===== flow/constraint.sdc =====
create_clock -name core_clock -period 41.2 [get_ports {clock}]
set_input_delay 8.2400 -clock core_clock [delete_from_list [all_inputs] [get_ports {clock}]]
set_output_delay 8.2400 -clock core_clock [all_outputs]
set_load 0.01 [all_outputs]

===== flow/run.sh =====
#!/bin/bash
# the make line also repeats each setting of config.mk as NAME=value (left out here)
make -C /OpenROAD-flow-scripts/flow DESIGN_CONFIG=/design/flow/config.mk WORK_HOME=/design/flow/orfs CLKGATE_MAP_FILE= finish

===== flow/config.mk =====
export PLATFORM = sky130hd
export DESIGN_NAME = datapath
export DESIGN_NICKNAME = datapath
export VERILOG_FILES = /design/flow/design.v
export SDC_FILE = /design/flow/constraint.sdc
export NUM_CORES = 4
export LEC_CHECK = 0
export ABC_AREA = 1
export CAP_MARGIN = 20
export CELL_PAD_IN_SITES_DETAIL_PLACEMENT = 1
export CORE_ASPECT_RATIO = 1.26
export CORE_MARGIN = 7
export CORE_UTILIZATION = 29
export CTS_CLUSTER_DIAMETER = 55
export MAX_ROUTING_LAYER = met4
export SETUP_SLACK_MARGIN = 5.0
export SLEW_MARGIN = 20

===== flow/design.v =====
module datapath (
    part,
    clock,
    value,
    positive,
    reset,
    counter,
    result
);
    input part;
    input clock;
    input [15:0] value;
    input positive;
    input reset;
    output [15:0] counter;
    output [15:0] result;
    wire [15:0] _65 = 16'b0000000000000000;
    wire [15:0] _64 = 16'b0000000000000000;
    wire _102;
    wire _100;
    wire _101;
    wire _103;
    wire [15:0] _104;
    wire _96;
    wire _92;
    wire _93;
    wire _90;
    wire _91;
    wire _94;
    wire _95;
    wire _97;
    wire [15:0] _98;
    wire _86;
    wire _84;
    wire _81;
    wire _82;
    wire _79;
    wire _80;
    wire _83;
    wire _85;
    wire _87;
    wire [15:0] _88;
    wire [41:0] _73 = 42'b000000000000000000000010100011110101110001;
    wire [25:0] _71 = 26'b00000000000000000000000000;
    wire [41:0] _72;
    wire [83:0] _74;
    wire [57:0] _75;
    wire [25:0] _70 = 26'b00000000000000000000000000;
    wire [83:0] _76;
    wire [15:0] _77;
    wire [15:0] _78;
    wire [15:0] _89;
    wire [15:0] _99;
    wire [15:0] _105;
    wire [15:0] _67 = 16'b0000000000000001;
    wire [15:0] _68;
    wire [15:0] _62 = 16'b0000000000000000;
    wire [15:0] _58 = 16'b0000000001100100;
    wire [41:0] _53 = 42'b000000000000000000000010100011110101110001;
    wire [25:0] _51 = 26'b00000000000000000000000000;
    wire [41:0] _52;
    wire [83:0] _54;
    wire [57:0] _55;
    wire [25:0] _50 = 26'b00000000000000000000000000;
    wire [83:0] _56;
    wire [15:0] _57;
    wire [31:0] _59;
    wire [15:0] _60;
    wire [15:0] _48 = 16'b0000000000110010;
    wire [15:0] _44 = 16'b0000000001100100;
    wire [41:0] _39 = 42'b000000000000000000000010100011110101110001;
    wire [25:0] _37 = 26'b00000000000000000000000000;
    wire [41:0] _38;
    wire [83:0] _40;
    wire [57:0] _41;
    wire [25:0] _36 = 26'b00000000000000000000000000;
    wire [83:0] _42;
    wire [15:0] _43;
    wire [31:0] _45;
    wire [15:0] _46;
    wire [15:0] _34;
    wire [15:0] _29 = 16'b0000000001100100;
    wire [41:0] _24 = 42'b000000000000000000000010100011110101110001;
    wire [25:0] _22 = 26'b00000000000000000000000000;
    wire [41:0] _23;
    wire [83:0] _25;
    wire [57:0] _26;
    wire [25:0] _21 = 26'b00000000000000000000000000;
    wire [83:0] _27;
    wire [15:0] _28;
    wire [31:0] _30;
    wire [15:0] _31;
    wire [15:0] _32;
    wire [15:0] _19 = 16'b0000000001100100;
    wire [15:0] _20;
    wire [15:0] _33;
    wire [15:0] _35;
    wire [15:0] _47;
    wire [15:0] _49;
    wire [15:0] _61;
    wire _63;
    wire [15:0] _69;
    wire _2;
    wire [15:0] _106;
    wire [15:0] _107;
    wire [15:0] _3;
    reg [15:0] _66;
    wire vdd = 1'b1;
    wire [15:0] _16 = 16'b0000000000000000;
    wire [15:0] _15 = 16'b0000000000000000;
    wire _6;
    wire [15:0] _137 = 16'b0000000000110010;
    wire [15:0] _133 = 16'b0000000001100100;
    wire [41:0] _128 = 42'b000000000000000000000010100011110101110001;
    wire [25:0] _126 = 26'b00000000000000000000000000;
    wire [41:0] _127;
    wire [83:0] _129;
    wire [57:0] _130;
    wire [25:0] _125 = 26'b00000000000000000000000000;
    wire [83:0] _131;
    wire [15:0] _132;
    wire [31:0] _134;
    wire [15:0] _135;
    wire [15:0] _123;
    wire [15:0] _118 = 16'b0000000001100100;
    wire [41:0] _113 = 42'b000000000000000000000010100011110101110001;
    wire [25:0] _111 = 26'b00000000000000000000000000;
    wire [41:0] _112;
    wire [83:0] _114;
    wire [57:0] _115;
    wire [25:0] _110 = 26'b00000000000000000000000000;
    wire [83:0] _116;
    wire [15:0] _117;
    wire [31:0] _119;
    wire [15:0] _120;
    wire [15:0] _8;
    wire [15:0] _121;
    wire [15:0] _108 = 16'b0000000001100100;
    wire [15:0] _109;
    wire [15:0] _122;
    wire _10;
    wire [15:0] _124;
    wire [15:0] _136;
    wire _12;
    wire [15:0] _138;
    wire [15:0] _13;
    reg [15:0] _18;
    assign _102 = _49 == _62;
    assign _100 = _18 == _62;
    assign _101 = ~ _100;
    assign _103 = _101 & _102;
    assign _104 = _103 ? _67 : _62;
    assign _96 = _49 < _18;
    assign _92 = _49 == _62;
    assign _93 = ~ _92;
    assign _90 = _18 == _62;
    assign _91 = ~ _90;
    assign _94 = _91 & _93;
    assign _95 = _94 & _10;
    assign _97 = _95 & _96;
    assign _98 = _97 ? _67 : _62;
    assign _86 = _18 < _49;
    assign _84 = ~ _10;
    assign _81 = _49 == _62;
    assign _82 = ~ _81;
    assign _79 = _18 == _62;
    assign _80 = ~ _79;
    assign _83 = _80 & _82;
    assign _85 = _83 & _84;
    assign _87 = _85 & _86;
    assign _88 = _87 ? _67 : _62;
    assign _72 = { _71, _8 };
    assign _74 = _72 * _73;
    assign _75 = _74[83:26];
    assign _76 = { _70, _75 };
    assign _77 = _76[15:0];
    assign _78 = _66 + _77;
    assign _89 = _78 + _88;
    assign _99 = _89 + _98;
    assign _105 = _99 + _104;
    assign _68 = _66 + _67;
    assign _52 = { _51, _49 };
    assign _54 = _52 * _53;
    assign _55 = _54[83:26];
    assign _56 = { _50, _55 };
    assign _57 = _56[15:0];
    assign _59 = _57 * _58;
    assign _60 = _59[15:0];
    assign _38 = { _37, _35 };
    assign _40 = _38 * _39;
    assign _41 = _40[83:26];
    assign _42 = { _36, _41 };
    assign _43 = _42[15:0];
    assign _45 = _43 * _44;
    assign _46 = _45[15:0];
    assign _34 = _18 + _32;
    assign _23 = { _22, _8 };
    assign _25 = _23 * _24;
    assign _26 = _25[83:26];
    assign _27 = { _21, _26 };
    assign _28 = _27[15:0];
    assign _30 = _28 * _29;
    assign _31 = _30[15:0];
    assign _32 = _8 - _31;
    assign _20 = _18 + _19;
    assign _33 = _20 - _32;
    assign _35 = _10 ? _34 : _33;
    assign _47 = _35 - _46;
    assign _49 = _12 ? _48 : _47;
    assign _61 = _49 - _60;
    assign _63 = _61 == _62;
    assign _69 = _63 ? _68 : _66;
    assign _2 = part;
    assign _106 = _2 ? _105 : _69;
    assign _107 = _12 ? _62 : _106;
    assign _3 = _107;
    always @(posedge _6) begin
        _66 <= _3;
    end
    assign _6 = clock;
    assign _127 = { _126, _124 };
    assign _129 = _127 * _128;
    assign _130 = _129[83:26];
    assign _131 = { _125, _130 };
    assign _132 = _131[15:0];
    assign _134 = _132 * _133;
    assign _135 = _134[15:0];
    assign _123 = _18 + _121;
    assign _112 = { _111, _8 };
    assign _114 = _112 * _113;
    assign _115 = _114[83:26];
    assign _116 = { _110, _115 };
    assign _117 = _116[15:0];
    assign _119 = _117 * _118;
    assign _120 = _119[15:0];
    assign _8 = value;
    assign _121 = _8 - _120;
    assign _109 = _18 + _108;
    assign _122 = _109 - _121;
    assign _10 = positive;
    assign _124 = _10 ? _123 : _122;
    assign _136 = _124 - _135;
    assign _12 = reset;
    assign _138 = _12 ? _137 : _136;
    assign _13 = _138;
    always @(posedge _6) begin
        _18 <= _13;
    end
    assign counter = _18;
    assign result = _66;
endmodule

==> metrics.cfg, run 1 <==
[logic_synthesis]
post_synth_xor_area_fraction=0.03669
synth_flops=32
yosysSeqAreaShare=0.02683
aoi_share=0.08380
ys_sh_mux=0
syn_avg_cell_area_sq_um=8.264
enable_flop_cells=0
ys_dominant_reg_cell=sky130_fd_sc_hd__dfxtp_1
async_flop_share=0
synth.distinct_cells=59
synth.top_cell.area_share=0.3307
simple_gate_area_frac=0.1324
syn_area_sq_um=23870
synth.yosys.num_cells=2889
netlist_top_cells_area=sky130_fd_sc_hd__ha_1 33%, sky130_fd_sc_hd__fa_1 27%, sky130_fd_sc_hd__inv_1 12%, sky130_fd_sc_hd__nand2_1 5.2%, sky130_fd_sc_hd__a21oi_1 3.2%
fa_ha_maj_area_frac=0.5973
synthesis.nets=3858
ys_warn_count=1
synth_dominant_cell_count=sky130_fd_sc_hd__inv_1
syn-instance-count=2889
yosys.stat.chipArea_sq_um=23870
netlist_top_cells_count=745 x sky130_fd_sc_hd__inv_1, 631 x sky130_fd_sc_hd__ha_1, 333 x sky130_fd_sc_hd__nand2_1, 318 x sky130_fd_sc_hd__fa_1, 167 x sky130_fd_sc_hd__nor2_1
top_logic_kind=adder cells
largest_area_cell=sky130_fd_sc_hd__ha_1

[drt]
drc=0
ant_nets=0
finalWirelength_um=74790
highest_layer=met4
vias=20090
met2WireLength_um=40520
detail_route.antenna_diodes=0
met1Wirelength_um=29310
met3WireLength_um=1731
routed_via_density=4.916
wl_per_cell_um=18.30
drt_iter0_markers=710
drt_pre_antenna_iters=5

[clock_tree]
cts_max_level=2
cts_tree=built
clock_insertion_delay_worst_skew_ns=0.29
clk_pin_slew_worst_paths_ns=0.05
clk_path_buf_depth=2
cts_made_buffers=5
clock-root-buffer=sky130_fd_sc_hd__clkbuf_16
cts.sink_count=32

[timing]
totalNegativeSetupSlack_ns=0
min_period_over_period=0.8686
final-setup-viol-count=0
timing_max_transition_violations_final=0
hold-worst-slack_ns=0.5459
worstMarginPinSlew_ns=0.9929
period_needed_ns=35.78
max_slew_margin=0.3360
fin_ws_ns=5.416
maximum_frequency_from_static_timing_analysis_mhz=27.95
grt_setup_unrepaired=true
finalHoldViolCount=0
fin_skew_ns=0.01080

[global_route]
grt_overflow=0
groute.usage.overall=0.1549
antenna_found_initial=2
first_global_vias=22190
first_pass_grt_wire_length_um=111900
pin_count_of_the_biggest_net_entering_global_routing=23

[finish]
final_nets=3984
area_growth_syn_to_layout_pct=15.11
final-instance-count-excl-fill=4086
post-route-util=0.3389
design_area_sq_um=27480

[floorplan]
chipArea_sq_um=90610
placement_rows=117
die-height_um=336.1
io-pin-count=52
core_area_sq_um=81100
initCoreUtil=0.2944
chipWidth_um=269.6

[setup_path]
cpLargestDelayFamily=adder cells
crit_buf_inv=28
criticalPathCategory=in -> reg
crit-reg2reg-capture=_66[5]
critPathMostFrequentCell=sky130_fd_sc_hd__fa_1
worst-endpoint-arrival_ns=36.01
slowest_delay_ns=0.59
r2r_start=_18[0]
timing.critical_path.fanout_max=8
worst-r2r-cell-count=101
cp-endpoint=_66[5]
sort_of_element_at_the_end_of_the_critical_path=flop
crit_path_top_delay_cell=sky130_fd_sc_hd__fa_1
worstPathRequired_ns=41.43
path_depth=133
crit_start=value[10]
setup.reg_to_reg.worst_slack_ns=19.12
cp-start-kind=primary input

[hold_path]
min-delay-start=_66[15]
timing.hold.worst.class=reg -> reg
hold-path-endpoint=_66[15]
worst_hold_path.num_cells=2

[placement]
dpl_cell_area_sq_um=25700
post-place-cells=4009
dpl.hpwl_um=61250
io_buffer_count=51
dpl_worst_slack_ns=2.658
gp_congestion=0.9033

[flow_run]
warnings=64
maxCapViolCount=0

[outcome]
run_status=complete, no violations

[repair_timing]
action	CTS	global route
gates cloned	3	0
hold buffers	0	0
pin swaps	16	148
buffers inserted	14	53
endpoints found under the setup margin	16	16
gates resized	94	234
[routing by layer]
metal	vias up	global-route usage
li1	9414	-
met1	10120	0.1712
met2	343	0.2968
met3	204	0.009807
met4	0	0.04777
met5	-	-
[cell type report]
type | count | area [sq um]
Inverter | 750 | 2835
Sequential cell | 32 | 640.6
Tap cell | 1071 | 1340
Clock buffer | 7 | 152.6
Multi-Input combinational cell | 2096 | 21430
Timing Repair Buffer | 130 | 1086
Fill cell | 9796 | 53620
==> run 2, diff against run 1 <==
- CELL_PAD_IN_SITES_DETAIL_PLACEMENT: 1 -> default
- CORE_ASPECT_RATIO: 1.26 -> default
- CORE_MARGIN: 7 -> 2
- CORE_UTILIZATION: 29 -> 72
- CTS_CLUSTER_DIAMETER: 55 -> 206
- CTS_CLUSTER_SIZE: default -> 17
- GPL_TIMING_DRIVEN: default -> 1
- HOLD_SLACK_MARGIN: default -> -0.04
- PLACE_DENSITY_LB_ADDON: default -> 0.21
- SETUP_SLACK_MARGIN: 5.0 -> default
- SLEW_MARGIN: 20 -> 40
- TNS_END_PERCENT: default -> 90
- clock period: 41.2 -> 29.3 ns (I/O delays scaled with it)
==> run 2 against run 1 <==
Effect of this change: the run now fails in global routing; die area shrank 62%; area after synthesis is the same; synthesized cell count is the same.
==> metrics.cfg, run 2 <==
[logic_synthesis]
post_synth_xor_area_fraction=0.03669  ; unchanged
yosysSeqAreaShare=0.02683  ; unchanged
synthesis.nets=3858  ; unchanged
top_logic_kind=adder cells  ; unchanged
netlist_top_cells_area=sky130_fd_sc_hd__ha_1 33%, sky130_fd_sc_hd__fa_1 27%, sky130_fd_sc_hd__inv_1 12%, sky130_fd_sc_hd__nand2_1 5.2%, sky130_fd_sc_hd__a21oi_1 3.2%  ; unchanged
largest_area_cell=sky130_fd_sc_hd__ha_1  ; unchanged
synth_dominant_cell_count=sky130_fd_sc_hd__inv_1  ; unchanged
ys_sh_mux=0  ; unchanged
enable_flop_cells=0  ; unchanged
synth_flops=32  ; unchanged
synth.yosys.num_cells=2889  ; unchanged
async_flop_share=0  ; unchanged
syn-instance-count=2889  ; unchanged
synth.distinct_cells=59  ; unchanged
fa_ha_maj_area_frac=0.5973  ; unchanged
syn_avg_cell_area_sq_um=8.264  ; unchanged
syn_area_sq_um=23870  ; unchanged
ys_warn_count=1  ; unchanged
ys_dominant_reg_cell=sky130_fd_sc_hd__dfxtp_1  ; unchanged
netlist_top_cells_count=745 x sky130_fd_sc_hd__inv_1, 631 x sky130_fd_sc_hd__ha_1, 333 x sky130_fd_sc_hd__nand2_1, 318 x sky130_fd_sc_hd__fa_1, 167 x sky130_fd_sc_hd__nor2_1  ; unchanged
simple_gate_area_frac=0.1324  ; unchanged
yosys.stat.chipArea_sq_um=23870  ; unchanged
synth.top_cell.area_share=0.3307  ; unchanged
aoi_share=0.08380  ; unchanged

[clock_tree]
cts.sink_count=32  ; unchanged
cts_made_buffers=5  ; unchanged
cts_max_level=2  ; unchanged
clk_path_buf_depth=2  ; unchanged
clock-root-buffer=sky130_fd_sc_hd__clkbuf_16  ; unchanged

[floorplan]
chipWidth_um=186.1  ; was 269.6 um
placement_rows=66  ; was 117
initCoreUtil=0.7319  ; was 0.2944
chipArea_sq_um=34630  ; was 90610 sq um
core_area_sq_um=32620  ; was 81100 sq um
die-height_um=186.1  ; was 336.1 um
io-pin-count=52  ; unchanged

[placement]
dpl.hpwl_um=69280  ; was 61250 um
io_buffer_count=51  ; unchanged
post-place-cells=3947  ; was 4009
dpl_cell_area_sq_um=29470  ; was 25700 sq um
gp_congestion=1.016  ; was 0.9033

[global_route]
grt_overflow=319
groute.usage.overall=0.8727

[outcome]
first_error=[ERROR GRT-0116] Global routing finished with congestion. Check the congestion regions in the DRC Viewer.
run_status=did not finish  ; was complete, no violations
stop_stage=global routing

[run 2: repair_timing]
item	4_1_cts
buffers inserted	60
hold buffers	0
pin swaps	171
gates resized	272
gates cloned	3
setup endpoints to repair	16
[run 2: stage by stage]
| stage | setup TNS, ns | util | setup WS, ns | hold slack [ns] |
|---|---|---|---|---|
| after floorplan | -20.82 | - | -1.362 | 0.5299 |
| after global placement | -43.66 | 0.9034 | -2.749 | 0.5067 |
| after detailed placement | -70.70 | 0.9034 | -4.448 | 0.5139 |
| after CTS | -39.39 | 0.9516 | -2.495 | 0.5228 |
[run 2: layer usage]
layer  overflow  global-route usage
met2        179              0.9948
met3         18              0.7625
met4        102              0.8894
met1         20              0.8337
met5          -                   -
==> run 3, diff against run 2 <==
- ABC_AREA: 1 -> default
- CELL_PAD_IN_SITES_DETAIL_PLACEMENT: default -> 0
- CELL_PAD_IN_SITES_GLOBAL_PLACEMENT: default -> 2
- CORE_UTILIZATION: 72 -> 21
- CTS_CLUSTER_DIAMETER: 206 -> default
- CTS_CLUSTER_SIZE: 17 -> default
- GPL_ROUTABILITY_DRIVEN: default -> 0
- GPL_TIMING_DRIVEN: 1 -> default
- HOLD_SLACK_MARGIN: -0.04 -> default
- MAX_ROUTING_LAYER: met4 -> met5
- PLACE_DENSITY_LB_ADDON: 0.21 -> 0.24
- SETUP_SLACK_MARGIN: default -> 2.22
- SLEW_MARGIN: 40 -> 20
- TNS_END_PERCENT: 90 -> 55
- clock period: 29.3 -> 30.6 ns (I/O delays scaled with it)
==> run 3 against run 2 <==
Effect of this change: now fails the layout checks on negative setup slack; area after synthesis is 4.7% lower; die area rose to 3.2 times the previous value; synthesized cell count fell by 14%.
==> metrics.cfg, run 3 <==
[flow_run]
maxCapViolCount=0
warnings=66

[placement]
dpl.hpwl_um=65400  ; was 69280 um
io_buffer_count=51  ; unchanged

[logic_synthesis]
synth.yosys.num_cells=2472  ; was 2889
largest_area_cell=sky130_fd_sc_hd__ha_1  ; unchanged
fa_ha_maj_area_frac=0.6266  ; was 0.5973
synth_dominant_cell_count=sky130_fd_sc_hd__ha_1  ; was sky130_fd_sc_hd__inv_1
enable_flop_cells=0  ; unchanged
top_logic_kind=adder cells  ; unchanged
synth.distinct_cells=80  ; was 59
yosys.stat.chipArea_sq_um=22760  ; was 23870 sq um
ys_dominant_reg_cell=sky130_fd_sc_hd__dfxtp_1  ; unchanged
synth_flops=32  ; unchanged
ys_warn_count=1  ; unchanged
syn_avg_cell_area_sq_um=9.207  ; was 8.264 sq um
synth.top_cell.area_share=0.3469  ; was 0.3307
async_flop_share=0  ; unchanged
synthesis.nets=3441  ; was 3858
post_synth_xor_area_fraction=0.04618  ; was 0.03669
netlist_top_cells_count=631 x sky130_fd_sc_hd__ha_1, 613 x sky130_fd_sc_hd__inv_1, 318 x sky130_fd_sc_hd__fa_1, 111 x sky130_fd_sc_hd__a21oi_1  ; was 745 x sky130_fd_sc_hd__inv_1, 631 x sky130_fd_sc_hd__ha_1, 333 x sky130_fd_sc_hd__nand2_1, 318 x sky130_fd_sc_hd__fa_1, 167 x sky130_fd_sc_hd__nor2_1
aoi_share=0.1021  ; was 0.08380
syn-instance-count=2472  ; was 2889
yosysSeqAreaShare=0.02815  ; was 0.02683
netlist_top_cells_area=sky130_fd_sc_hd__ha_1 35%, sky130_fd_sc_hd__fa_1 28%, sky130_fd_sc_hd__inv_1 10%, sky130_fd_sc_hd__xnor2_1 3.3%, sky130_fd_sc_hd__dfxtp_1 2.8%  ; was sky130_fd_sc_hd__ha_1 33%, sky130_fd_sc_hd__fa_1 27%, sky130_fd_sc_hd__inv_1 12%, sky130_fd_sc_hd__nand2_1 5.2%, sky130_fd_sc_hd__a21oi_1 3.2%
ys_sh_mux=0.005222  ; was 0
simple_gate_area_frac=0.08779  ; was 0.1324
syn_area_sq_um=22760  ; was 23870 sq um

[floorplan]
chipArea_sq_um=111000  ; was 34630 sq um
placement_rows=120  ; was 66
initCoreUtil=0.2120  ; was 0.7319
core_area_sq_um=107400  ; was 32620 sq um
chipWidth_um=333.2  ; was 186.1 um
die-height_um=333.2  ; was 186.1 um
io-pin-count=52  ; unchanged

[setup_path]
sort_of_element_at_the_end_of_the_critical_path=flop
path_depth=131
crit_buf_inv=20
worstPathRequired_ns=30.80
timing.critical_path.fanout_max=6
crit_start=value[5]
crit-reg2reg-capture=_66[13]
setup.reg_to_reg.worst_slack_ns=7.34
criticalPathCategory=in -> reg
r2r_start=_18[0]
cp-endpoint=_66[13]
cpLargestDelayFamily=adder cells
slowest_delay_ns=0.63
worst-r2r-cell-count=97
crit_path_top_delay_cell=sky130_fd_sc_hd__fa_2
critPathMostFrequentCell=sky130_fd_sc_hd__fa_1
cp-start-kind=primary input
worst-endpoint-arrival_ns=35.87

[drt]
drt_pre_antenna_iters=5
vias=18780
finalWirelength_um=71330
drt_iter0_markers=652
ant_nets=0
wl_per_cell_um=15.76
routed_via_density=4.149
detail_route.antenna_diodes=0
drc=0

[clock_tree]
cts_hold_repair.buffers=0  ; unchanged
cts_made_buffers=5  ; unchanged
clock-root-buffer=sky130_fd_sc_hd__clkbuf_16  ; unchanged
clk_path_buf_depth=2  ; unchanged
cts_tree=built
cts.sink_count=32  ; unchanged
clock_insertion_delay_worst_skew_ns=0.28
clk_pin_slew_worst_paths_ns=0.05
cts_max_level=2  ; unchanged

[timing]
fin_skew_ns=0.007493
fin_ws_ns=-5.068
worstMarginPinSlew_ns=0.8267
final-setup-viol-count=16
min_period_over_period=1.166
period_needed_ns=35.67
hold-worst-slack_ns=0.4967
finalHoldViolCount=0
max_slew_margin=0.4489
maximum_frequency_from_static_timing_analysis_mhz=28.04
timing_max_transition_violations_final=0
grt_setup_unrepaired=true

[outcome]
run_status=finished with violations  ; was did not finish
layout.failed_checks=negative setup slack

[hold_path]
worst_hold_path.num_cells=2
min-delay-start=_66[15]
hold-path-endpoint=_66[15]
timing.hold.worst.class=reg -> reg

[global_route]
first_global_vias=20800
groute.usage.overall=0.1305
first_pass_grt_wire_length_um=114300
pin_count_of_the_biggest_net_entering_global_routing=41
antenna_found_initial=1
grt_overflow=0

[finish]
area_growth_syn_to_layout_pct=35.75
final_nets=4090
post-route-util=0.2878

-- run 3: metrics by stage --
| step | instance area (sq um) | std cells | setup TNS [ns] | setup WS [ns] |
|---|---|---|---|---|
| 5_1_grt | 30900 | 4525 | -100.64 | -6.366 |
| 3_3_place_gp | 29400 | 4463 | -97.61 | -6.190 |
| 2_1_floorplan | 23060 | 2472 | -74.35 | -4.806 |
| 6_report | 30900 | 4525 | -79.79 | -5.068 |
| 3_5_place_dp | 29400 | 4463 | -101.53 | -6.478 |
| 4_1_cts | 30380 | 4503 | -81.12 | -5.264 |
-- run 3: layout make-up --
type | instances | area [sq um]
fill | 11430 | 76450
multi-input combinational | 1812 | 20970
timing repair buffer | 657 | 5040
inverter | 613 | 2308
tap | 1403 | 1755
sequential | 32 | 640.6
clock buffer | 7 | 152.6
clock inverter | 1 | 30.03
-- run 3: timing repair --
item | CTS | global route
resized | 141 | 78
endpoints found under the setup margin | 16 | 16
setup buffers | 32 | 22
pin swaps | 112 | 107
gates cloned | 0 | 0
-- run 3: layer usage --
layer  global-route usage  share of wire
met5                    0              0
met4              0.01550          0.011
met3             0.009652          0.018
met2               0.2286           0.49
met1               0.1795           0.48
==> run 4, diff against run 3 <==
- ABC_AREA: default -> 1
- CAP_MARGIN: 20 -> 5
- CELL_PAD_IN_SITES_DETAIL_PLACEMENT: 0 -> default
- CELL_PAD_IN_SITES_GLOBAL_PLACEMENT: 2 -> default
- CORE_ASPECT_RATIO: default -> 0.94
- CORE_UTILIZATION: 21 -> 72
- CTS_CLUSTER_DIAMETER: default -> 206
- CTS_CLUSTER_SIZE: default -> 80
- GPL_ROUTABILITY_DRIVEN: 0 -> default
- GPL_TIMING_DRIVEN: default -> 1
- HOLD_SLACK_MARGIN: default -> 0.29
- MAX_ROUTING_LAYER: met5 -> met4
- PLACE_DENSITY: default -> 0.37
- PLACE_DENSITY_LB_ADDON: 0.24 -> default
- SETUP_SLACK_MARGIN: 2.22 -> 5.0
- SLEW_MARGIN: 20 -> 10
- TNS_END_PERCENT: 55 -> 70
- clock period: 30.6 -> 35.3 ns (I/O delays scaled with it)
==> run 4 against run 3 <==
Effect of this change: the run now finishes clean; clock skew up 0.0011 ns; non-clock buffer count down 453; utilization up 57 points; count of clock-buffer cells in the layout up 1.
==> metrics.cfg, run 4 <==
[outcome]
run_status=complete, no violations  ; was finished with violations

[clock_tree]
clk_pin_slew_worst_paths_ns=0.06  ; was 0.05 ns
clock-root-buffer=sky130_fd_sc_hd__clkbuf_16  ; unchanged
cts.sink_count=32  ; unchanged
cts_max_level=2  ; unchanged
cts_tree=built  ; unchanged
cts_made_buffers=5  ; unchanged
clk_path_buf_depth=2  ; unchanged
clock_insertion_delay_worst_skew_ns=0.29  ; was 0.28 ns

[logic_synthesis]
ys_warn_count=1  ; unchanged
enable_flop_cells=0  ; unchanged
top_logic_kind=adder cells  ; unchanged
netlist_top_cells_count=745 x sky130_fd_sc_hd__inv_1, 631 x sky130_fd_sc_hd__ha_1, 333 x sky130_fd_sc_hd__nand2_1, 318 x sky130_fd_sc_hd__fa_1, 167 x sky130_fd_sc_hd__nor2_1  ; was 631 x sky130_fd_sc_hd__ha_1, 613 x sky130_fd_sc_hd__inv_1, 318 x sky130_fd_sc_hd__fa_1, 111 x sky130_fd_sc_hd__a21oi_1
synthesis.nets=3858  ; was 3441
ys_sh_mux=0  ; was 0.005222
synth_flops=32  ; unchanged
post_synth_xor_area_fraction=0.03669  ; was 0.04618
synth.distinct_cells=59  ; was 80
aoi_share=0.08380  ; was 0.1021
synth.yosys.num_cells=2889  ; was 2472
netlist_top_cells_area=sky130_fd_sc_hd__ha_1 33%, sky130_fd_sc_hd__fa_1 27%, sky130_fd_sc_hd__inv_1 12%, sky130_fd_sc_hd__nand2_1 5.2%, sky130_fd_sc_hd__a21oi_1 3.2%  ; was sky130_fd_sc_hd__ha_1 35%, sky130_fd_sc_hd__fa_1 28%, sky130_fd_sc_hd__inv_1 10%, sky130_fd_sc_hd__xnor2_1 3.3%, sky130_fd_sc_hd__dfxtp_1 2.8%
synth.top_cell.area_share=0.3307  ; was 0.3469
fa_ha_maj_area_frac=0.5973  ; was 0.6266
largest_area_cell=sky130_fd_sc_hd__ha_1  ; unchanged
syn_avg_cell_area_sq_um=8.264  ; was 9.207 sq um
ys_dominant_reg_cell=sky130_fd_sc_hd__dfxtp_1  ; unchanged
yosysSeqAreaShare=0.02683  ; was 0.02815
yosys.stat.chipArea_sq_um=23870  ; was 22760 sq um
async_flop_share=0  ; unchanged
synth_dominant_cell_count=sky130_fd_sc_hd__inv_1  ; was sky130_fd_sc_hd__ha_1
syn-instance-count=2889  ; was 2472
simple_gate_area_frac=0.1324  ; was 0.08779
syn_area_sq_um=23870  ; was 22760 sq um

[finish]
area.combinational_sq_um=22050  ; was 20970 sq um
design_area_sq_um=27930  ; was 30900 sq um
layout.filler_cells=1782  ; was 11.43k
final_nets=4058  ; was 4090
post-route-util=0.8570  ; was 0.2878
regArea_sq_um=640.6  ; unchanged
final-instance-count-excl-fill=3520  ; was 4525
area_growth_syn_to_layout_pct=16.99  ; was 35.75%

[global_route]
first_pass_grt_wire_length_um=108800  ; was 114300 um
met3_usage=0.08919  ; was 0.009652
grt_overflow=0  ; unchanged
pin_count_of_the_biggest_net_entering_global_routing=23  ; was 41
top_usage_layer=met2  ; unchanged
grtUsageMet2=0.6553  ; was 0.2286
groute.usage.overall=0.4080  ; was 0.1305
first_global_vias=22130  ; was 20.80k
antenna_found_initial=1  ; unchanged
globalRouteMet1Util=0.4921  ; was 0.1795

[placement]
post-place-cells=3379  ; was 4463
dpl_cell_area_sq_um=25280  ; was 29400 sq um
dpl_worst_slack_ns=0.1505  ; was -6.478 ns
gp_congestion=0.9755
dpl.hpwl_um=52750  ; was 65400 um
io_buffer_count=51  ; unchanged

[setup_path]
path_depth=143  ; was 131
worstPathRequired_ns=35.52  ; was 30.80 ns
crit_start=value[14]  ; was value[5]
r2r_start=_18[0]  ; unchanged
crit_buf_inv=36  ; was 20
criticalPathCategory=in -> reg  ; unchanged
cpLargestDelayFamily=adder cells  ; unchanged
worst-endpoint-arrival_ns=33.75  ; was 35.87 ns
setup.reg_to_reg.worst_slack_ns=14.53  ; was 7.34 ns
crit-reg2reg-capture=_66[3]  ; was _66[13]
timing.critical_path.fanout_max=7  ; was 6
cp-endpoint=_66[3]  ; was _66[13]
crit_path_top_delay_cell=sky130_fd_sc_hd__fa_2  ; unchanged
worst-r2r-cell-count=108  ; was 97
sort_of_element_at_the_end_of_the_critical_path=flop  ; unchanged
slowest_delay_ns=0.63  ; about the same
cp-start-kind=primary input  ; unchanged
critPathMostFrequentCell=sky130_fd_sc_hd__inv_2  ; was sky130_fd_sc_hd__fa_1

[floorplan]
chipArea_sq_um=34630  ; was 111000 sq um
io-pin-count=52  ; unchanged
chipWidth_um=191.8  ; was 333.2 um
die-height_um=180.5  ; was 333.2 um
core_area_sq_um=32590  ; was 107400 sq um
initCoreUtil=0.7325  ; was 0.2120
placement_rows=64  ; was 120

[drt]
vias=21230  ; was 18.78k
drt_pre_antenna_iters=7  ; was 5
ant_nets=0  ; unchanged
wl_per_cell_um=20.41  ; was 15.76 um
drc=0  ; unchanged
finalWirelength_um=71840  ; was 71330 um
routed_via_density=6.032  ; was 4.149
drt_iter0_markers=1707  ; was 652

[timing]
fin_skew_ns=0.008641  ; was 0.007493 ns
timing_max_transition_violations_final=0  ; unchanged
grt_setup_unrepaired=true  ; unchanged
max_slew_margin=0.3521  ; was 0.4489
worstMarginPinSlew_ns=0.9689  ; was 0.8267 ns
final-setup-viol-count=0  ; was 16
min_period_over_period=0.9499  ; was 1.166
maximum_frequency_from_static_timing_analysis_mhz=29.82
fin_ws_ns=1.767  ; was -5.068 ns
hold-worst-slack_ns=0.5319  ; was 0.4967 ns
finalHoldViolCount=0  ; unchanged
totalNegativeSetupSlack_ns=0  ; was -79.79 ns
period_needed_ns=33.53

[flow_run]
maxCapViolCount=0  ; unchanged
warnings=68  ; was 66

[hold_path]
min-delay-start=_66[15]  ; unchanged
timing.hold.worst.class=reg -> reg  ; unchanged
worst_hold_path.num_cells=2  ; unchanged
hold-path-endpoint=_66[15]  ; unchanged

-- run 4: what timing repair did --
item / CTS / global route
gates cloned: 2 / 1
setup buffers: 96 / 33
endpoints found under the setup margin: 16 / 16
hold buffers: 0 / 0
pin swaps: 171 / 148
gates resized: 249 / 154
-- run 4: cell type report --
class                           count  share of cell area
Multi-Input combinational cell   2096              0.7896
Inverter                          750              0.1016
Timing Repair Buffer              204             0.06128
Sequential cell                    32             0.02294
Tap cell                          429             0.01922
Clock buffer                        8            0.005241
Antenna cell                        1          0.00008959
-- run 4: layer usage --
metal  up-vias  share of wire  wire (um)
li1       9579              -          -
met1     10120           0.38      27190
met2      1097           0.47      33840
met3       437          0.087       6234
met4         0          0.064       4581
met5         -              0          0
==> run 5, diff against run 4 <==
- ABC_AREA: 1 -> default
- CAP_MARGIN: 5 -> 20
- CORE_ASPECT_RATIO: 0.94 -> default
- CORE_UTILIZATION: 72 -> 9
- CTS_CLUSTER_DIAMETER: 206 -> default
- CTS_CLUSTER_SIZE: 80 -> default
- GPL_TIMING_DRIVEN: 1 -> default
- HOLD_SLACK_MARGIN: 0.29 -> default
- MAX_ROUTING_LAYER: met4 -> default
- PLACE_DENSITY: 0.37 -> default
- SETUP_SLACK_MARGIN: 5.0 -> default
- SLEW_MARGIN: 10 -> 20
- TNS_END_PERCENT: 70 -> default
- clock period: 35.3 -> 62.5 ns (I/O delays scaled with it)
==> run 5 against run 4 <==
Effect of this change: still clean on timing, DRC and antenna; design area down 1.0%; sequential share of layout area about the same; area after synthesis down 4.7%; largest cell class unchanged.
==> metrics.cfg, run 5 <==
[floorplan]
chipWidth_um=506.9  ; was 191.8 um
chipArea_sq_um=256900  ; was 34630 sq um
core_area_sq_um=251400  ; was 32590 sq um
die-height_um=506.9  ; was 180.5 um
placement_rows=184  ; was 64
initCoreUtil=0.09053  ; was 0.7325
io-pin-count=52  ; unchanged

[logic_synthesis]
aoi_share=0.1021  ; was 0.08380
ys_dominant_reg_cell=sky130_fd_sc_hd__dfxtp_1  ; unchanged
top_logic_kind=adder cells  ; unchanged
largest_area_cell=sky130_fd_sc_hd__ha_1  ; unchanged
post_synth_xor_area_fraction=0.04618  ; was 0.03669
ys_warn_count=1  ; unchanged
yosys.stat.chipArea_sq_um=22760  ; was 23870 sq um
synth_dominant_cell_count=sky130_fd_sc_hd__ha_1  ; was sky130_fd_sc_hd__inv_1
synth_flops=32  ; unchanged
netlist_top_cells_count=631 x sky130_fd_sc_hd__ha_1, 613 x sky130_fd_sc_hd__inv_1, 318 x sky130_fd_sc_hd__fa_1, 111 x sky130_fd_sc_hd__a21oi_1  ; was 745 x sky130_fd_sc_hd__inv_1, 631 x sky130_fd_sc_hd__ha_1, 333 x sky130_fd_sc_hd__nand2_1, 318 x sky130_fd_sc_hd__fa_1, 167 x sky130_fd_sc_hd__nor2_1
fa_ha_maj_area_frac=0.6266  ; was 0.5973
syn-instance-count=2472  ; was 2889
simple_gate_area_frac=0.08779  ; was 0.1324
yosysSeqAreaShare=0.02815  ; was 0.02683
async_flop_share=0  ; unchanged
ys_sh_mux=0.005222  ; was 0
synth.distinct_cells=80  ; was 59
synth.yosys.num_cells=2472  ; was 2889
syn_avg_cell_area_sq_um=9.207  ; was 8.264 sq um
syn_area_sq_um=22760  ; was 23870 sq um
netlist_top_cells_area=sky130_fd_sc_hd__ha_1 35%, sky130_fd_sc_hd__fa_1 28%, sky130_fd_sc_hd__inv_1 10%, sky130_fd_sc_hd__xnor2_1 3.3%, sky130_fd_sc_hd__dfxtp_1 2.8%  ; was sky130_fd_sc_hd__ha_1 33%, sky130_fd_sc_hd__fa_1 27%, sky130_fd_sc_hd__inv_1 12%, sky130_fd_sc_hd__nand2_1 5.2%, sky130_fd_sc_hd__a21oi_1 3.2%
synth.top_cell.area_share=0.3469  ; was 0.3307
enable_flop_cells=0  ; unchanged
synthesis.nets=3441  ; was 3858

[hold_path]
min-delay-start=_66[14]  ; was _66[15]
hold-path-endpoint=_66[14]  ; was _66[15]
timing.hold.worst.class=reg -> reg  ; unchanged
worst_hold_path.num_cells=2  ; unchanged

[clock_tree]
clk_pin_slew_worst_paths_ns=0.05  ; was 0.06 ns
cts_hold_repair.buffers=0  ; unchanged
clk_path_buf_depth=2  ; unchanged
cts.repair_timing.setup_buffer_count=0  ; was 96
cts.sink_count=32  ; unchanged
cts_made_buffers=5  ; unchanged
cts_max_level=2  ; unchanged
cts_tree=built  ; unchanged
cts_resized=0  ; was 249
clock-root-buffer=sky130_fd_sc_hd__clkbuf_16  ; unchanged
clock_insertion_delay_worst_skew_ns=0.28  ; was 0.29 ns

[setup_path]
path_depth=128  ; was 143
criticalPathCategory=in -> reg  ; unchanged
critPathMostFrequentCell=sky130_fd_sc_hd__fa_1  ; was sky130_fd_sc_hd__inv_2
r2r_start=_18[0]  ; unchanged
sort_of_element_at_the_end_of_the_critical_path=flop  ; unchanged
timing.critical_path.fanout_max=11  ; was 7
crit_path_top_delay_cell=sky130_fd_sc_hd__clkdlybuf4s50_1  ; was sky130_fd_sc_hd__fa_2
crit_start=value[5]  ; was value[14]
cpLargestDelayFamily=adder cells  ; unchanged
slowest_delay_ns=0.80  ; was 0.63 ns
cp-endpoint=_66[15]  ; was _66[3]
setup.reg_to_reg.worst_slack_ns=36.39  ; was 14.53 ns
worst-endpoint-arrival_ns=47.10  ; was 33.75 ns
crit-reg2reg-capture=_66[15]  ; was _66[3]
cp-start-kind=primary input  ; unchanged
worstPathRequired_ns=62.71  ; was 35.52 ns
worst-r2r-cell-count=100  ; was 108
crit_buf_inv=19  ; was 36

[flow_run]
maxCapViolCount=0  ; unchanged
warnings=63  ; was 68

[timing]
grt_setup_unrepaired=false  ; was true
maximum_frequency_from_static_timing_analysis_mhz=21.32
fin_skew_ns=0.002244  ; was 0.008641 ns
worstMarginPinSlew_ns=1.064  ; was 0.9689 ns
min_period_over_period=0.7503  ; was 0.9499
finalHoldViolCount=0  ; unchanged
max_slew_margin=0.2907  ; was 0.3521
final-setup-viol-count=0  ; unchanged
timing_max_transition_violations_final=0  ; unchanged
fin_ws_ns=15.60  ; was 1.767 ns
period_needed_ns=46.90
totalNegativeSetupSlack_ns=0  ; unchanged

[placement]
io_buffer_count=51  ; unchanged
dpl_worst_slack_ns=15.43  ; was 0.1505 ns
dpl.hpwl_um=53670  ; was 52750 um
gp_congestion=0.8688  ; was 0.9755
dpl_cell_area_sq_um=27470  ; was 25280 sq um

[outcome]
run_status=complete, no violations  ; unchanged

[drt]
wl_per_cell_um=10.19  ; was 20.41 um
drt_iter0_markers=699  ; was 1707
finalWirelength_um=59870  ; was 71840 um
vias=16910  ; was 21.23k
routed_via_density=2.878  ; was 6.032
drc=0  ; unchanged
drt_pre_antenna_iters=5  ; was 7
ant_nets=0  ; unchanged

[finish]
area.combinational_sq_um=19750  ; was 22050 sq um
layout.filler_cells=28940  ; was 1782
design_area_sq_um=27640  ; was 27930 sq um
final_nets=3494  ; was 4058
area_growth_syn_to_layout_pct=21.43  ; was 16.99%
regArea_sq_um=640.6  ; unchanged

[global_route]
grt_overflow=0  ; unchanged
grtUsageMet2=0.08612  ; was 0.6553
groute.usage.overall=0.04729  ; was 0.4080
pin_count_of_the_biggest_net_entering_global_routing=41  ; was 23
first_global_vias=18290  ; was 22.13k
first_pass_grt_wire_length_um=98460  ; was 108800 um
met3_usage=0.002823  ; was 0.08919
antenna_found_initial=5  ; was 1
globalRouteMet1Util=0.06054  ; was 0.4921
top_usage_layer=met2  ; unchanged

run 5: area by class of cell:
type / instances / share of cell area
inverters: 613 / 0.08325
multi-input cells: 1812 / 0.7147
repair buffers: 61 / 0.02119
well taps: 3348 / 0.1516
clock buffers: 5 / 0.004527
diodes: 1 / 0.00009054
clock inverters: 3 / 0.001539
flip-flops and latches: 32 / 0.02318
run 5: layer usage:
metal	up-vias	share of wire
met5	-	0.00077
met4	8	0.023
met3	80	0.029
met2	269	0.50
met1	8286	0.44
li1	8266	-
run 5: through the flow:
step	std cells	hold WS, ns	util
floorplan	2472	0.5023	-
global placement	5866	0.4915	0.1093
detailed placement	5866	0.5122	0.1093
CTS	5874	0.5259	0.1099
global route	5874	0.5618	0.1099
finish	5875	0.5347	0.1099
==> run 6, diff against run 5 <==
- CORE_ASPECT_RATIO: default -> 1.4
- CORE_UTILIZATION: 9 -> 39
- CTS_CLUSTER_SIZE: default -> 18
- MIN_ROUTING_LAYER: default -> met1
- PLACE_DENSITY_LB_ADDON: default -> 0.11
- SETUP_SLACK_MARGIN: default -> -0.49
- clock period: 62.5 -> 30.9 ns (I/O delays scaled with it)
==> run 6 against run 5 <==
Effect of this change: the layout now fails its checks (negative setup slack); clock skew increased by 0.0049 ns; die area fell by 77%; routed wire length increased by 9.3%; flip-flop count unchanged; via count rose by 13%; register-to-register slack lost 29 ns; hold slack lost 0.033 ns; critical path depth up 3; setup slack got worse by 20 ns; synthesized cell count did not move; critical path type unchanged; largest cell class unchanged.
==> metrics.cfg, run 6 <==
[setup_path]
path_depth=131  ; was 128
slowest_delay_ns=0.59  ; was 0.80 ns
crit_buf_inv=28  ; was 19
criticalPathCategory=in -> reg  ; unchanged
sort_of_element_at_the_end_of_the_critical_path=flop  ; unchanged
cp-endpoint=_66[12]  ; was _66[15]
setup.reg_to_reg.worst_slack_ns=7.83  ; was 36.39 ns
crit_path_top_delay_cell=sky130_fd_sc_hd__fa_1  ; was sky130_fd_sc_hd__clkdlybuf4s50_1
r2r_start=_18[2]  ; was _18[0]
timing.critical_path.fanout_max=5  ; was 11
crit-reg2reg-capture=_66[12]  ; was _66[15]
worst-r2r-cell-count=104  ; was 100
worstPathRequired_ns=31.11  ; was 62.71 ns
cp-start-kind=primary input  ; unchanged
cpLargestDelayFamily=adder cells  ; unchanged
worst-endpoint-arrival_ns=35.74  ; was 47.10 ns
crit_start=value[7]  ; was value[5]
critPathMostFrequentCell=sky130_fd_sc_hd__fa_1  ; unchanged

[global_route]
top_usage_layer=met2  ; unchanged
grt_overflow=0  ; unchanged
first_global_vias=20840  ; was 18.29k
pin_count_of_the_biggest_net_entering_global_routing=41  ; unchanged
antenna_found_initial=0  ; was 5
first_pass_grt_wire_length_um=105900  ; was 98460 um
groute.usage.overall=0.2210  ; was 0.04729
met3_usage=0.008874  ; was 0.002823
globalRouteMet1Util=0.2528  ; was 0.06054
grtUsageMet2=0.4436  ; was 0.08612

[floorplan]
chipArea_sq_um=60340  ; was 256900 sq um
core_area_sq_um=57650  ; was 251400 sq um
placement_rows=104  ; was 184
io-pin-count=52  ; unchanged
die-height_um=289.8  ; was 506.9 um
initCoreUtil=0.3948  ; was 0.09053
chipWidth_um=208.2  ; was 506.9 um

[flow_run]
warnings=66  ; was 63
maxCapViolCount=0  ; unchanged

[drt]
routed_via_density=4.967  ; was 2.878
drc=0  ; unchanged
ant_nets=0  ; unchanged
drt_iter0_markers=631  ; was 699
detail_route.antenna_diodes=0  ; was 1
vias=19050  ; was 16.91k
wl_per_cell_um=17.06  ; was 10.19 um
finalWirelength_um=65460  ; was 59870 um
drt_pre_antenna_iters=7  ; was 5

[clock_tree]
clk_pin_slew_worst_paths_ns=0.05  ; about the same
cts_tree=built  ; unchanged
clock_insertion_delay_worst_skew_ns=0.29  ; was 0.28 ns
cts.sink_count=32  ; unchanged
clock-root-buffer=sky130_fd_sc_hd__clkbuf_16  ; unchanged
clk_path_buf_depth=2  ; unchanged
cts_max_level=2  ; unchanged
cts_made_buffers=5  ; unchanged

[timing]
final-setup-viol-count=16  ; was 0
period_needed_ns=35.53
min_period_over_period=1.150  ; was 0.7503
maximum_frequency_from_static_timing_analysis_mhz=28.14
worstMarginPinSlew_ns=0.6381  ; was 1.064 ns
fin_skew_ns=0.007141  ; was 0.002244 ns
grt_setup_unrepaired=true  ; was false
hold-worst-slack_ns=0.5019  ; was 0.5347 ns
fin_ws_ns=-4.631  ; was 15.60 ns
max_slew_margin=0.5636  ; was 0.2907
timing_max_transition_violations_final=0  ; unchanged
finalHoldViolCount=0  ; unchanged

[logic_synthesis]
syn_area_sq_um=22760  ; unchanged
ys_dominant_reg_cell=sky130_fd_sc_hd__dfxtp_1  ; unchanged
yosys.stat.chipArea_sq_um=22760  ; unchanged
synthesis.nets=3441  ; unchanged
yosysSeqAreaShare=0.02815  ; unchanged
synth.yosys.num_cells=2472  ; unchanged
top_logic_kind=adder cells  ; unchanged
fa_ha_maj_area_frac=0.6266  ; unchanged
post_synth_xor_area_fraction=0.04618  ; unchanged
synth.top_cell.area_share=0.3469  ; unchanged
netlist_top_cells_count=631 x sky130_fd_sc_hd__ha_1, 613 x sky130_fd_sc_hd__inv_1, 318 x sky130_fd_sc_hd__fa_1, 111 x sky130_fd_sc_hd__a21oi_1  ; unchanged
netlist_top_cells_area=sky130_fd_sc_hd__ha_1 35%, sky130_fd_sc_hd__fa_1 28%, sky130_fd_sc_hd__inv_1 10%, sky130_fd_sc_hd__xnor2_1 3.3%, sky130_fd_sc_hd__dfxtp_1 2.8%  ; unchanged
synth_flops=32  ; unchanged
async_flop_share=0  ; unchanged
syn_avg_cell_area_sq_um=9.207  ; unchanged
largest_area_cell=sky130_fd_sc_hd__ha_1  ; unchanged
ys_sh_mux=0.005222  ; unchanged
enable_flop_cells=0  ; unchanged
synth.distinct_cells=80  ; unchanged
simple_gate_area_frac=0.08779  ; unchanged
synth_dominant_cell_count=sky130_fd_sc_hd__ha_1  ; unchanged
syn-instance-count=2472  ; unchanged
aoi_share=0.1021  ; unchanged
ys_warn_count=1  ; unchanged

[finish]
final-instance-count-excl-fill=3836  ; was 5875
final_nets=4063  ; was 3494
post-route-util=0.5153  ; was 0.1099
area_growth_syn_to_layout_pct=30.50  ; was 21.43%
layout.filler_cells=5487  ; was 28.94k

[placement]
gp_congestion=0.9097  ; was 0.8688
dpl_worst_slack_ns=-6.257  ; was 15.43 ns
io_buffer_count=51  ; unchanged
post-place-cells=3778  ; was 5866
dpl.hpwl_um=58910  ; was 53670 um

[outcome]
layout.failed_checks=negative setup slack
run_status=finished with violations  ; was complete, no violations

[hold_path]
hold-path-endpoint=_66[15]  ; was _66[14]
timing.hold.worst.class=reg -> reg  ; unchanged
min-delay-start=_66[15]  ; was _66[14]
worst_hold_path.num_cells=2  ; unchanged

run 6: repair_timing:
action                     4_1_cts  5_1_grt
gates cloned                     0        0
pin swaps                       92       53
hold buffers                     0        0
setup endpoints to repair       16       16
setup buffers                   39       12
resized                        119       57
run 6: cell type report:
| cell class | instances | area (sq um) | share of cell area |
|---|---|---|---|
| Sequential cell | 32 | 640.6 | 0.02157 |
| Clock buffer | 7 | 152.6 | 0.005139 |
| Timing Repair Buffer | 630 | 4866 | 0.1638 |
| Tap cell | 742 | 928.4 | 0.03126 |
| Multi-Input combinational cell | 1812 | 20810 | 0.7007 |
| Inverter | 613 | 2303 | 0.07755 |
run 6: metrics by stage:
stage | setup TNS (ns) | cell area (sq um)
final | -72.59 | 29700
after global routing | -96.96 | 29700
after CTS | -76.91 | 29270
after detailed placement | -99.00 | 28390
after global placement | -92.01 | 28390
after floorplan | -70.51 | 23060
run 6: per-layer routing:
layer	share of wire	routed length, um	up-vias
met5	0	0	-
met4	0.028	1857	0
met3	0.017	1097	78
met2	0.56	36420	205
met1	0.40	26080	9388
li1	-	-	9381
==> run 7, diff against run 6 <==
- ABC_AREA: default -> 1
- CORE_ASPECT_RATIO: 1.4 -> default
- CORE_UTILIZATION: 39 -> 61
- CTS_CLUSTER_DIAMETER: default -> 381
- CTS_CLUSTER_SIZE: 18 -> 31
- HOLD_SLACK_MARGIN: default -> 0.3
- MIN_ROUTING_LAYER: met1 -> default
- PLACE_DENSITY: default -> 0.66
- PLACE_DENSITY_LB_ADDON: 0.11 -> default
- SETUP_SLACK_MARGIN: -0.49 -> 4.78
- TNS_END_PERCENT: default -> 10
- clock period: 30.9 -> 23.9 ns (I/O delays scaled with it)
==> run 7 against run 6 <==
Effect of this change: still fails the layout checks on negative setup slack; sequential share of layout area decreased by 0.16 points; clock skew up 0.0027 ns; synthesized cell count grew 17%; via count grew 16%; non-clock buffer count increased by 122; setup slack got worse by 2.4 ns; area after synthesis is 4.9% higher; design area up 8.3%; hold slack improved by 0.026 ns; utilization rose by 32 points.
==> metrics.cfg, run 7 <==
[outcome]
run_status=finished with violations  ; unchanged
layout.failed_checks=negative setup slack  ; unchanged

[logic_synthesis]
synth.distinct_cells=59  ; was 80
synth.top_cell.area_share=0.3307  ; was 0.3469
enable_flop_cells=0  ; unchanged
simple_gate_area_frac=0.1324  ; was 0.08779
syn_area_sq_um=23870  ; was 22760 sq um
yosysSeqAreaShare=0.02683  ; was 0.02815
syn_avg_cell_area_sq_um=8.264  ; was 9.207 sq um
synth_flops=32  ; unchanged
async_flop_share=0  ; unchanged
ys_dominant_reg_cell=sky130_fd_sc_hd__dfxtp_1  ; unchanged
ys_sh_mux=0  ; was 0.005222
top_logic_kind=adder cells  ; unchanged
netlist_top_cells_count=745 x sky130_fd_sc_hd__inv_1, 631 x sky130_fd_sc_hd__ha_1, 333 x sky130_fd_sc_hd__nand2_1, 318 x sky130_fd_sc_hd__fa_1, 167 x sky130_fd_sc_hd__nor2_1  ; was 631 x sky130_fd_sc_hd__ha_1, 613 x sky130_fd_sc_hd__inv_1, 318 x sky130_fd_sc_hd__fa_1, 111 x sky130_fd_sc_hd__a21oi_1
largest_area_cell=sky130_fd_sc_hd__ha_1  ; unchanged
post_synth_xor_area_fraction=0.03669  ; was 0.04618
aoi_share=0.08380  ; was 0.1021
synthesis.nets=3858  ; was 3441
fa_ha_maj_area_frac=0.5973  ; was 0.6266
yosys.stat.chipArea_sq_um=23870  ; was 22760 sq um
netlist_top_cells_area=sky130_fd_sc_hd__ha_1 33%, sky130_fd_sc_hd__fa_1 27%, sky130_fd_sc_hd__inv_1 12%, sky130_fd_sc_hd__nand2_1 5.2%, sky130_fd_sc_hd__a21oi_1 3.2%  ; was sky130_fd_sc_hd__ha_1 35%, sky130_fd_sc_hd__fa_1 28%, sky130_fd_sc_hd__inv_1 10%, sky130_fd_sc_hd__xnor2_1 3.3%, sky130_fd_sc_hd__dfxtp_1 2.8%
ys_warn_count=1  ; unchanged
synth_dominant_cell_count=sky130_fd_sc_hd__inv_1  ; was sky130_fd_sc_hd__ha_1
syn-instance-count=2889  ; was 2472
synth.yosys.num_cells=2889  ; was 2472

[global_route]
groute.usage.overall=0.3455  ; was 0.2210
first_global_vias=23470  ; was 20.84k
first_pass_grt_wire_length_um=114100  ; was 105900 um
pin_count_of_the_biggest_net_entering_global_routing=23  ; was 41
antenna_found_initial=0  ; unchanged
grt_overflow=0  ; unchanged

[setup_path]
cp-start-kind=primary input  ; unchanged
crit_buf_inv=38  ; was 28
criticalPathCategory=in -> reg  ; unchanged
path_depth=144  ; was 131
timing.critical_path.fanout_max=7  ; was 5
crit_path_top_delay_cell=sky130_fd_sc_hd__or4_4  ; was sky130_fd_sc_hd__fa_1
crit_start=value[6]  ; was value[7]
critPathMostFrequentCell=sky130_fd_sc_hd__fa_1  ; unchanged
cp-endpoint=_66[10]  ; was _66[12]
sort_of_element_at_the_end_of_the_critical_path=flop  ; unchanged
worstPathRequired_ns=24.08  ; was 31.11 ns
cpLargestDelayFamily=adder cells  ; unchanged
slowest_delay_ns=0.59  ; about the same
setup.reg_to_reg.worst_slack_ns=3.46  ; was 7.83 ns
crit-reg2reg-capture=_66[10]  ; was _66[12]
worst-r2r-cell-count=119  ; was 104
r2r_start=_18[2]  ; unchanged
worst-endpoint-arrival_ns=31.11  ; was 35.74 ns

[hold_path]
min-delay-start=_66[15]  ; unchanged
worst_hold_path.num_cells=2  ; unchanged
hold-path-endpoint=_66[15]  ; unchanged
timing.hold.worst.class=reg -> reg  ; unchanged

[placement]
io_buffer_count=51  ; unchanged
dpl_worst_slack_ns=-7.996  ; was -6.257 ns
dpl.hpwl_um=58640  ; was 58910 um
gp_congestion=0.9876  ; was 0.9097

[floorplan]
io-pin-count=52  ; unchanged
die-height_um=201.8  ; was 289.8 um
placement_rows=72  ; was 104
core_area_sq_um=38650  ; was 57650 sq um
initCoreUtil=0.6177  ; was 0.3948
chipArea_sq_um=40740  ; was 60340 sq um
chipWidth_um=201.8  ; was 208.2 um

[drt]
detail_route.antenna_diodes=0  ; unchanged
routed_via_density=5.317  ; was 4.967
drt_iter0_markers=1118  ; was 631
ant_nets=0  ; unchanged
wl_per_cell_um=17.04  ; was 17.06 um
drc=0  ; unchanged
drt_pre_antenna_iters=7  ; unchanged
finalWirelength_um=70790  ; was 65460 um
vias=22090  ; was 19.05k

[finish]
regArea_sq_um=640.6  ; unchanged
final_nets=4606  ; was 4063
layout.filler_cells=2409  ; was 5487
area_growth_syn_to_layout_pct=34.72  ; was 30.50%
area.combinational_sq_um=21990  ; was 20810 sq um

[timing]
timing_max_transition_violations_final=0  ; unchanged
fin_skew_ns=0.009830  ; was 0.007141 ns
final-setup-viol-count=16  ; unchanged
max_slew_margin=0.3684  ; was 0.5636
finalHoldViolCount=0  ; unchanged
maximum_frequency_from_static_timing_analysis_mhz=32.32
worstMarginPinSlew_ns=0.9463  ; was 0.6381 ns
grt_setup_unrepaired=true  ; unchanged
fin_ws_ns=-7.036  ; was -4.631 ns
min_period_over_period=1.294  ; was 1.150
period_needed_ns=30.94

[clock_tree]
clk_path_buf_depth=2  ; unchanged
clk_pin_slew_worst_paths_ns=0.05  ; about the same
cts_tree=built  ; unchanged
cts_made_buffers=5  ; unchanged
cts_max_level=2  ; unchanged
clock_insertion_delay_worst_skew_ns=0.28  ; was 0.29 ns
cts.sink_count=32  ; unchanged
clock-root-buffer=sky130_fd_sc_hd__clkbuf_16  ; unchanged

[flow_run]
warnings=66  ; unchanged
maxCapViolCount=0  ; unchanged

## run 7: timing repair
action	CTS	global route
hold buffers	0	0
gates cloned	2	1
setup buffers	54	26
gates resized	216	145
pin swaps	204	157
setup endpoints to repair	30	30
## run 7: through the flow
step	TNS [ns]	cells	hold WS (ns)	util	instance area, sq um
4_1_cts	-105.41	4128	0.5305	0.8100	31300
3_5_place_dp	-127.41	4065	0.5189	0.7731	29880
2_1_floorplan	-90.03	2889	0.5336	-	24170
5_1_grt	-130.36	4155	0.5788	0.8322	32160
6_report	-111.95	4155	0.5283	0.8322	32160
3_3_place_gp	-116.20	4065	0.5058	0.7731	29880
## run 7: cell type report
type / count / share of cell area
clock buffer: 7 / 0.004746
sequential: 32 / 0.01992
multi-input combinational: 2096 / 0.6839
inverter: 750 / 0.08777
tap: 518 / 0.02015
timing repair buffer: 752 / 0.1835
## run 7: metal layers
layer / share of wire / global-route usage
met4: 0.033 / 0.1006
met5: 0 / 0
met3: 0.045 / 0.02983
met1: 0.41 / 0.4345
met2: 0.51 / 0.6303
==> run 8, diff against run 7 <==
- ABC_AREA: 1 -> default
- CAP_MARGIN: 20 -> 0
- CORE_ASPECT_RATIO: default -> 0.55
- CORE_UTILIZATION: 61 -> 68
- CTS_CLUSTER_DIAMETER: 381 -> 91
- CTS_CLUSTER_SIZE: 31 -> default
- GPL_ROUTABILITY_DRIVEN: default -> 1
- GPL_TIMING_DRIVEN: default -> 1
- HOLD_SLACK_MARGIN: 0.3 -> default
- MIN_ROUTING_LAYER: default -> met1
- PLACE_DENSITY: 0.66 -> default
- PLACE_DENSITY_LB_ADDON: default -> 0.26
- SETUP_SLACK_MARGIN: 4.78 -> 5.0
- TNS_END_PERCENT: 10 -> default
- clock period: 23.9 -> 42.3 ns (I/O delays scaled with it)
==> run 8 against run 7 <==
Effect of this change: now clean on timing, DRC and antenna; area after synthesis decreased by 4.7%; setup slack gained 9.8 ns; final cell count shrank 26%; utilization is 2.9 points lower; count of clock-buffer cells in the layout is the same; first-iteration DRC count is 61% higher; sequential share of layout area increased by 0.44 points; via count is 14% lower; global-route usage up 3.9 points; hold slack gained 0.012 ns; critical path depth decreased by 5; non-clock buffer count fell by 571; largest cell class unchanged.
==> metrics.cfg, run 8 <==
[hold_path]
min-delay-start=_66[15]  ; unchanged

[setup_path]
crit_path_top_delay_cell=sky130_fd_sc_hd__fa_2  ; was sky130_fd_sc_hd__or4_4
criticalPathCategory=in -> reg  ; unchanged
crit_buf_inv=33  ; was 38
worstPathRequired_ns=42.46  ; was 24.08 ns
sort_of_element_at_the_end_of_the_critical_path=flop  ; unchanged
r2r_start=_18[2]  ; unchanged
setup.reg_to_reg.worst_slack_ns=18.06  ; was 3.46 ns
slowest_delay_ns=0.60  ; was 0.59 ns
path_depth=139  ; was 144
cp-start-kind=primary input  ; unchanged
cp-endpoint=_66[10]  ; unchanged

[logic_synthesis]
synth_dominant_cell_count=sky130_fd_sc_hd__ha_1  ; was sky130_fd_sc_hd__inv_1
syn-instance-count=2472  ; was 2889
synth.distinct_cells=80  ; was 59
syn_avg_cell_area_sq_um=9.207  ; was 8.264 sq um
synth.yosys.num_cells=2472  ; was 2889
yosysSeqAreaShare=0.02815  ; was 0.02683
fa_ha_maj_area_frac=0.6266  ; was 0.5973
aoi_share=0.1021  ; was 0.08380
post_synth_xor_area_fraction=0.04618  ; was 0.03669
netlist_top_cells_count=631 x sky130_fd_sc_hd__ha_1, 613 x sky130_fd_sc_hd__inv_1, 318 x sky130_fd_sc_hd__fa_1, 111 x sky130_fd_sc_hd__a21oi_1  ; was 745 x sky130_fd_sc_hd__inv_1, 631 x sky130_fd_sc_hd__ha_1, 333 x sky130_fd_sc_hd__nand2_1, 318 x sky130_fd_sc_hd__fa_1, 167 x sky130_fd_sc_hd__nor2_1
synth.top_cell.area_share=0.3469  ; was 0.3307
largest_area_cell=sky130_fd_sc_hd__ha_1  ; unchanged
ys_dominant_reg_cell=sky130_fd_sc_hd__dfxtp_1  ; unchanged
syn_area_sq_um=22760  ; was 23870 sq um

[floorplan]
core_area_sq_um=32800  ; was 38650 sq um
chipArea_sq_um=35020  ; was 40740 sq um
die-height_um=139.7  ; was 201.8 um
placement_rows=49  ; was 72

[timing]
min_period_over_period=0.9338  ; was 1.294
grt_setup_unrepaired=true  ; unchanged
max_slew_margin=0.2658  ; was 0.3684
worstMarginPinSlew_ns=1.100  ; was 0.9463 ns
timing_max_transition_violations_final=0  ; unchanged
finalHoldViolCount=0  ; unchanged

[finish]
regArea_sq_um=640.6  ; unchanged
final-instance-count-excl-fill=3078  ; was 4155
area_growth_syn_to_layout_pct=15.69  ; was 34.72%
final_nets=3614  ; was 4606
layout.filler_cells=1980  ; was 2409

[placement]
dpl.hpwl_um=52200  ; was 58640 um
dpl_worst_slack_ns=0.7804  ; was -7.996 ns
dpl_cell_area_sq_um=24130  ; was 29880 sq um
post-place-cells=2953  ; was 4065
io_buffer_count=51  ; unchanged

[global_route]
groute.usage.overall=0.3845  ; was 0.3455
antenna_found_initial=1  ; was 0
pin_count_of_the_biggest_net_entering_global_routing=41  ; was 23
first_pass_grt_wire_length_um=104800  ; was 114100 um

[flow_run]
warnings=66  ; unchanged
maxCapViolCount=0  ; unchanged

[clock_tree]
cts_made_buffers=5  ; unchanged
cts.sink_count=32  ; unchanged
clock_insertion_delay_worst_skew_ns=0.28  ; about the same
clk_pin_slew_worst_paths_ns=0.05  ; about the same
cts_hold_repair.buffers=0  ; unchanged
clk_path_buf_depth=2  ; unchanged

[outcome]
run_status=complete, no violations  ; was finished with violations

[drt]
ant_nets=0  ; unchanged
wl_per_cell_um=22.81  ; was 17.04 um
detail_route.antenna_diodes=0  ; unchanged
vias=19090  ; was 22.09k
drt_pre_antenna_iters=6  ; was 7

run 8: metal layers:
layer / vias to the layer above / GRT usage / routed length [um]
met4: 0 / 0.09675 / 2503
met5: - / 0 / 0
li1: 8474 / - / -
met2: 1141 / 0.5719 / 29680
met1: 9224 / 0.5377 / 29150
met3: 253 / 0.1308 / 8890
run 8: timing repair:
action                     in CTS  in global routing
pin swaps                     131                103
cloned                          0                  0
resized                       207                105
setup endpoints to repair      16                 16
setup buffers                  96                 22
run 8: stage by stage:
step	hold WS (ns)	utilization
floorplan	0.5064	-
global placement	0.4874	0.7358
detailed placement	0.5196	0.7358
CTS	0.5407	0.7819
global route	0.5711	0.8028
finish	0.5399	0.8028
run 8: area by class of cell:
cell class                 instances  share of cell area
sequential                        32             0.02433
clock buffer                       7            0.005797
tap                              433             0.02057
inverter                         613             0.08790
multi-input combinational       1812              0.8047
timing repair buffer             181             0.05673
